==> 05-27 <==
## reciprocal_float
module reciprocal_float(
    input clk, rst,
    input start,
    input [31:0] x,
    output [31:0] out,
    output done, zero_flag
);
export LEC_CHECK = 0
export ABC_AREA = 1
export CAP_MARGIN = 20
export CORE_ASPECT_RATIO = 1.45
export CORE_MARGIN = 2
export CORE_UTILIZATION = 72
export CTS_CLUSTER_DIAMETER = 363
export CTS_CLUSTER_SIZE = 16
export SETUP_SLACK_MARGIN = 0.58
export SLEW_MARGIN = 35
create_clock -name core_clock -period 2.0 [get_ports {clk}]
run.sh (not shown) runs the stock make flow with config.mk's settings and CLKGATE_MAP_FILE=.
==> inputs of 12-07, as changes to 05-27 <==
ABC_AREA = unset   (was 1)
CORE_ASPECT_RATIO = unset   (was 1.45)
CORE_UTILIZATION = 15   (was 72)
CTS_CLUSTER_DIAMETER = unset   (was 363)
CTS_CLUSTER_SIZE = unset   (was 16)
SETUP_SLACK_MARGIN = unset   (was 0.58)
SLEW_MARGIN = 20   (was 35)
==> flow/constraint.sdc (replaced) <==
create_clock -name core_clock -period 6.48 [get_ports {clk}]
set_input_delay 1.2960 -clock core_clock [delete_from_list [all_inputs] [get_ports {clk}]]
set_output_delay 1.2960 -clock core_clock [all_outputs]
set_load 0.01 [all_outputs]
==> notes <==
05-27 did not get past 3_5_place_dp with DPL-0038. 12-07 finished with timing, DRC and antenna clean. The die size of 12-07 is 4.5 times that of 05-27. Of 12-07 and 05-27, 05-27 has the higher synthesized cell count (gap about 27%, measured against 05-27). Area after synthesis: 05-27 is larger than 12-07 (2.8%).

---

==> raven: inputs <==
==> flow/design.v <==
module register_param #(
    parameter BIT_LENGTH = 2048
) (
    input clk, rst,
    input load,
    input [BIT_LENGTH - 1 : 0] parIn,
    output reg [BIT_LENGTH - 1 : 0] parOut
);
    always@(posedge clk, posedge rst) begin
        if (rst == 1)
            parOut <= 0;
        else begin
            if (load == 1)
                parOut <= parIn;
        end
    end
endmodule
module adder #(
    parameter BIT_LENGTH = 32
) (
    input signed [BIT_LENGTH - 1 : 0] in1, in2,
    input mode,  
    output signed [BIT_LENGTH - 1 : 0] out
);
    assign out = (mode == 1) ? (in1 + in2) : (in1 - in2);
endmodule
module upCounterRE #(
    parameter BIT_LENGTH = 16
) (
    input clk, rst,
    input init_cnt, en_cnt,
    output reg [BIT_LENGTH - 1 : 0] count
);
    always @(posedge clk, posedge rst) begin
        if (rst == 1)
            count <= 0;
        else begin
            if (init_cnt == 1)
                count <= 0;
            else if (en_cnt == 1)
                count <= count + 1;
        end
    end
endmodule
module cordic_linear_DP #(
    parameter FLOAT_SIZE = 24,
    parameter INT_SIZE = 8
) (
    input clk, rst,
    input signed [INT_SIZE + FLOAT_SIZE - 1:0] x, y, z,
    input mode,
    input loadX, loadY, loadZ,loadMode,
    input sel_input, adder_mode,
    input init_cnt, en_cnt,
    output signed [INT_SIZE + FLOAT_SIZE - 1:0] x_out, y_out, z_out,
    output co, phi
);
    wire signed [INT_SIZE + FLOAT_SIZE - 1:0] y_in, z_in;
    wire signed [INT_SIZE + FLOAT_SIZE - 1:0] out_adder_y, out_adder_z;
    assign y_in = (sel_input == 1) ? y : out_adder_y; 
    assign z_in = (sel_input == 1) ? z : out_adder_z; 
    register_param #(.BIT_LENGTH(INT_SIZE + FLOAT_SIZE)) X_Reg(
        .clk(clk),
        .rst(rst),
        .load(loadX),
        .parIn(x),
        .parOut(x_out)
    );
    register_param #(.BIT_LENGTH(INT_SIZE + FLOAT_SIZE)) Y_Reg(
        .clk(clk),
        .rst(rst),
        .load(loadY),
        .parIn(y_in),
        .parOut(y_out)
    );
    register_param #(.BIT_LENGTH(INT_SIZE + FLOAT_SIZE)) Z_Reg(
        .clk(clk),
        .rst(rst),
        .load(loadZ),
        .parIn(z_in),
        .parOut(z_out)
    );
    wire mode_val;
    register_param #(.BIT_LENGTH(1)) M_Reg(
        .clk(clk),
        .rst(rst),
        .load(loadMode),
        .parIn(mode),
        .parOut(mode_val)
    );
    wire [$clog2(FLOAT_SIZE) : 0] iter;
    upCounterRE #(.BIT_LENGTH($clog2(FLOAT_SIZE) + 1)) Iter_Count(
        .clk(clk),
        .rst(rst),
        .init_cnt(init_cnt),
        .en_cnt(en_cnt),
        .count(iter)
    );
    assign co = (iter == (FLOAT_SIZE)) ? 1'b1 : 1'b0;
    wire signed [INT_SIZE + FLOAT_SIZE - 1:0] x_shift, one, one_shift;
    assign x_shift = x >>> iter;
    assign one = { {(INT_SIZE-1){1'b0}}, 1'b1, {(FLOAT_SIZE){1'b0}} }; 
    assign one_shift = one >>> iter;
    adder #(.BIT_LENGTH(INT_SIZE + FLOAT_SIZE)) Y_Adder(
        .in1(y_out),
        .in2(x_shift),
        .mode(adder_mode),
        .out(out_adder_y)
    );
    adder #(.BIT_LENGTH(INT_SIZE + FLOAT_SIZE)) Z_Adder(
        .in1(z_out),
        .in2(one_shift),
        .mode(~adder_mode),
        .out(out_adder_z)
    );
    wire phi_rotate, phi_vector; 
    assign phi_rotate = (z_out[INT_SIZE + FLOAT_SIZE - 1] == 1) ? 1'b0 : 1'b1;
    assign phi_vector = (y_out[INT_SIZE + FLOAT_SIZE - 1] == 1) ? 1'b1 : 1'b0;
    assign phi = (mode_val == 1) ? phi_vector : phi_rotate;
endmodule
module cordic_linear_CU (
    input clk, rst,
    input start,
    input co, phi,
    output reg loadX, loadY, loadZ,loadMode,
    output reg sel_input, adder_mode,
    output reg init_cnt, en_cnt,
    output reg done
);
    parameter [1:0] IDLE = 0, INIT = 1, CALC = 2, DONE = 3;
    reg [1:0] ps, ns;
    always @(ps, start, co) begin
        case (ps)
            IDLE: ns = (start == 1) ? INIT : IDLE;
            INIT: ns = (start == 1 ) ? INIT : CALC;
            CALC: ns = (co == 1) ? DONE : CALC;
            DONE: ns = IDLE;
            default: ns = IDLE;
        endcase
    end
    always @(ps, phi) begin
        loadX = 0;
        loadY = 0;
        loadZ = 0;
        loadMode = 0;
        sel_input = 0;
        adder_mode = 0;
        init_cnt = 0;
        en_cnt = 0;
        done = 0;
        case (ps)
            IDLE: ;
            INIT: begin
                init_cnt = 1;
                loadX = 1;
                loadY = 1;
                loadZ = 1;
                loadMode = 1;
                sel_input = 1;
            end
            CALC: begin
                adder_mode = phi;
                en_cnt = 1;
                sel_input = 0;
                loadY = 1;
                loadZ = 1;
            end 
            DONE: done = 1;
            default: ;
        endcase
    end
    always @(posedge clk or posedge rst) begin
        if (rst == 1)
            ps <= IDLE;
        else 
            ps <= ns;
    end
endmodule
module cordic_linear #(
    parameter FLOAT_SIZE = 24,
    parameter INT_SIZE = 8
) (
    input clk, rst,
    input start,
    input signed [INT_SIZE + FLOAT_SIZE - 1:0] x, y, z,
    input mode,
    output signed [INT_SIZE + FLOAT_SIZE - 1:0] x_out, y_out, z_out,
    output done
);
    wire loadX, loadY, loadZ, loadMode;
    wire sel_input, adder_mode;
    wire init_cnt, en_cnt;
    wire co, phi;
    cordic_linear_DP #(.FLOAT_SIZE(FLOAT_SIZE), .INT_SIZE(INT_SIZE)) DP (
        .clk(clk),
        .rst(rst),
        .x(x),
        .y(y),
        .z(z),
        .mode(mode),
        .loadX(loadX),
        .loadY(loadY),
        .loadZ(loadZ),
        .loadMode(loadMode),
        .sel_input(sel_input),
        .adder_mode(adder_mode),
        .init_cnt(init_cnt),
        .en_cnt(en_cnt),
        .x_out(x_out),
        .y_out(y_out),
        .z_out(z_out),
        .co(co),
        .phi(phi)
    );
    cordic_linear_CU CU (
        .clk(clk),
        .rst(rst),
        .start(start),
        .co(co),
        .phi(phi),
        .loadX(loadX),
        .loadY(loadY),
        .loadZ(loadZ),
        .loadMode(loadMode),
        .sel_input(sel_input),
        .adder_mode(adder_mode),
        .init_cnt(init_cnt),
        .en_cnt(en_cnt),
        .done(done)
    );
endmodule
module reciprocal_float_DP (
    input clk, rst,
    input [31:0] x,
    input loadE, loadM, loadS,
    input selE, start_cordic,
    output [31:0] out,
    output done_cordic, zero_flag
);
    wire [7:0] E_val, E_in;
    wire [7:0] out_sub, E_reg_in;
    assign E_in = x[30:23];
    register_param #(.BIT_LENGTH(8)) E_Reg(
        .clk(clk),
        .rst(rst),
        .load(loadE),
        .parIn(E_reg_in),
        .parOut(E_val)
    );
    wire [22:0] M_val, M_in;
    assign M_in = x[22:0];
    register_param #(.BIT_LENGTH(23)) M_Reg(
        .clk(clk),
        .rst(rst),
        .load(loadM),
        .parIn(M_in),
        .parOut(M_val)
    );
    wire S_val, S_in;
    assign S_in = x[31];
    register_param #(.BIT_LENGTH(1)) S_Reg(
        .clk(clk),
        .rst(rst),
        .load(loadS),
        .parIn(S_in),
        .parOut(S_val)
    );
    assign E_reg_in = (selE == 1) ? E_in : out_sub;
    wire frac_zero;
    assign frac_zero = ~(|M_val);
    wire cin;
    assign cin = (frac_zero == 1) ? 1'b1 : 1'b0;
    assign out_sub = $unsigned(8'd253) - $unsigned(E_val) + cin;
    localparam FLOAT_SIZE = 24;
    localparam INT_SIZE = 2;
    wire signed [INT_SIZE + FLOAT_SIZE - 1:0] x_in, z, y;
    assign y = { {(INT_SIZE-1){1'b0}}, 1'b1, {(FLOAT_SIZE){1'b0}} };  
    assign z = {(INT_SIZE + FLOAT_SIZE){1'b0}};  
    assign x_in = { 2'b01, M_val, 1'b0};
    wire mode;
    assign mode = 1'b1;  
    wire signed [INT_SIZE + FLOAT_SIZE - 1:0] x_out, y_out, z_out;
    cordic_linear #(.FLOAT_SIZE(FLOAT_SIZE), .INT_SIZE(INT_SIZE)) Cordic_core(
        .clk(clk),
        .rst(rst),
        .start(start_cordic),
        .x(x_in),
        .y(y),
        .z(z),
        .mode(mode),
        .x_out(x_out),
        .y_out(y_out),
        .z_out(z_out),
        .done(done_cordic)
    );
    assign out = {S_val, E_val, z_out[22:0] };
    wire exp_zero;
    assign exp_zero = ~(|E_val);
    assign zero_flag = exp_zero && frac_zero;
endmodule
module reciprocal_float_CU (
    input clk, rst,
    input start,
    input done_cordic, zero_input,
    output reg loadE, loadM, loadS,
    output reg selE, start_cordic,
    output reg done, zero_flag
);
    parameter [2:0] IDLE = 0, INIT = 1, EXP = 2, CALC = 3, ZERO = 4;
    reg [2:0] ps, ns;
    always @(ps, start, zero_input, done_cordic) begin
        case (ps)
            IDLE: ns = (start == 1) ? INIT : IDLE;
            INIT: ns = (start == 1) ? INIT : EXP;
            EXP: ns = (zero_input == 1) ? ZERO : CALC;
            CALC: ns = (done_cordic == 1) ? IDLE : CALC;
            ZERO: ns = IDLE; 
            default: ns = IDLE;
        endcase
    end
    always @(ps, done_cordic, zero_input) begin
        loadE = 0;
        loadM = 0;
        loadS = 0;
        selE = 0;
        start_cordic = 0;
        done = 0;
        zero_flag = 0;
        case (ps)
            IDLE: ;
            INIT: begin
                selE = 1;
                loadE = 1;
                loadM = 1;
                loadS = 1;
            end 
            EXP: begin
                loadE = 1;
                start_cordic = ~zero_input;  
            end
            CALC: done = done_cordic;
            ZERO: begin
                done = 1;
                zero_flag = 1;
            end
            default: ;
        endcase
    end
    always @(posedge clk or posedge rst) begin
        if (rst == 1)
            ps <= IDLE;
        else 
            ps <= ns;
    end
endmodule
module reciprocal_float(
    input clk, rst,
    input start,
    input [31:0] x,
    output [31:0] out,
    output done, zero_flag
);
    wire loadE, loadM, loadS;
    wire selE, start_cordic;
    wire done_cordic, zero_input;
    reciprocal_float_DP DP (
        .clk(clk),
        .rst(rst),
        .x(x),
        .loadE(loadE),
        .loadM(loadM),
        .loadS(loadS),
        .selE(selE),
        .start_cordic(start_cordic),
        .out(out),
        .done_cordic(done_cordic),
        .zero_flag(zero_input)
    );
    reciprocal_float_CU CU (
        .clk(clk),
        .rst(rst),
        .start(start),
        .done_cordic(done_cordic),
        .zero_input(zero_input),
        .loadE(loadE),
        .loadM(loadM),
        .loadS(loadS),
        .selE(selE),
        .start_cordic(start_cordic),
        .done(done),
        .zero_flag(zero_flag)
    );
endmodule
==> flow/run.sh <==
#!/bin/bash
# the make line also repeats each setting of config.mk as NAME=value (left out here)
make -C /OpenROAD-flow-scripts/flow DESIGN_CONFIG=/design/flow/config.mk WORK_HOME=/design/flow/orfs CLKGATE_MAP_FILE= finish
==> flow/config.mk <==
export PLATFORM = sky130hd
export DESIGN_NAME = reciprocal_float
export DESIGN_NICKNAME = reciprocal_float
export VERILOG_FILES = /design/flow/design.v
export SDC_FILE = /design/flow/constraint.sdc
export NUM_CORES = 4
export LEC_CHECK = 0
export ABC_AREA = 1
export CAP_MARGIN = 0
export CORE_ASPECT_RATIO = 0.91
export CORE_MARGIN = 2
export CORE_UTILIZATION = 72
export CTS_CLUSTER_DIAMETER = 214
export HOLD_SLACK_MARGIN = 0.05
export MAX_ROUTING_LAYER = met5
export PLACE_DENSITY = 0.37
export SLEW_MARGIN = 20
export TNS_END_PERCENT = 35
==> flow/constraint.sdc <==
create_clock -name core_clock -period 9.21 [get_ports {clk}]
set_input_delay 1.8420 -clock core_clock [delete_from_list [all_inputs] [get_ports {clk}]]
set_output_delay 1.8420 -clock core_clock [all_outputs]
set_load 0.01 [all_outputs]
==> inputs of sierra, as changes to raven <==
==> flow/config.mk (replaced) <==
export PLATFORM = sky130hd
export DESIGN_NAME = reciprocal_float
export DESIGN_NICKNAME = reciprocal_float
export VERILOG_FILES = /design/flow/design.v
export SDC_FILE = /design/flow/constraint.sdc
export NUM_CORES = 4
export LEC_CHECK = 0
export ABC_AREA = 1
export CAP_MARGIN = 20
export CORE_ASPECT_RATIO = 1.45
export CORE_MARGIN = 2
export CORE_UTILIZATION = 72
export CTS_CLUSTER_SIZE = 16
export SETUP_SLACK_MARGIN = 0.58
export SLEW_MARGIN = 20
==> flow/constraint.sdc (replaced) <==
create_clock -name core_clock -period 2.0 [get_ports {clk}]
set_input_delay 0.4000 -clock core_clock [delete_from_list [all_inputs] [get_ports {clk}]]
set_output_delay 0.4000 -clock core_clock [all_outputs]
set_load 0.01 [all_outputs]
==> comparison table <==
| quantity | raven | sierra |
|---|---|---|
| Fraction of post-synthesis cell area in the top cell type by area | 26.0% | 26.0% |
| Routability Congestion | 0.990 | 1.11 |
| Core region area | 0.0126 mm² | 0.0128 mm² |
| Die boundary width | 124 µm | 99.0 µm |
| Count of input and output buffers | 68 | 68 |
| Area fraction in compound gates | 14.4% | 14.4% |
| Synthesized-area fraction occupied by xor and xnor cells | 5.02% | 5.02% |
| Avg Cell Area, Syn | 6.46 µm² | 6.46 µm² |
| Cell type with the highest aggregate area in the netlist | sky130_fd_sc_hd__dfrtp_1 | sky130_fd_sc_hd__dfrtp_1 |
| Number of rows in the core area | 39 | 50 |
| Post-synth regs | 100 | 100 |
| Die area | 0.0140 mm² | 0.0140 mm² |
| Number of unique standard cell types used by synthesis | 50 | 50 |
| Post-synth EDFFs | 0 | 0 |
| Outcome | no timing/DRC/antenna violations | did not finish |
| Stage where the flow stopped | - | 3_5_place_dp |
| Seq/Total Area, Yosys | 26.6% | 26.6% |
| And+or+nand+nor area frac | 35.0% | 35.0% |
| Die Ht | 113 µm | 142 µm |
| Yosys top cell by instances | sky130_fd_sc_hd__nand2_1 | sky130_fd_sc_hd__nand2_1 |
| FP Util | 74.5% | 73.4% |
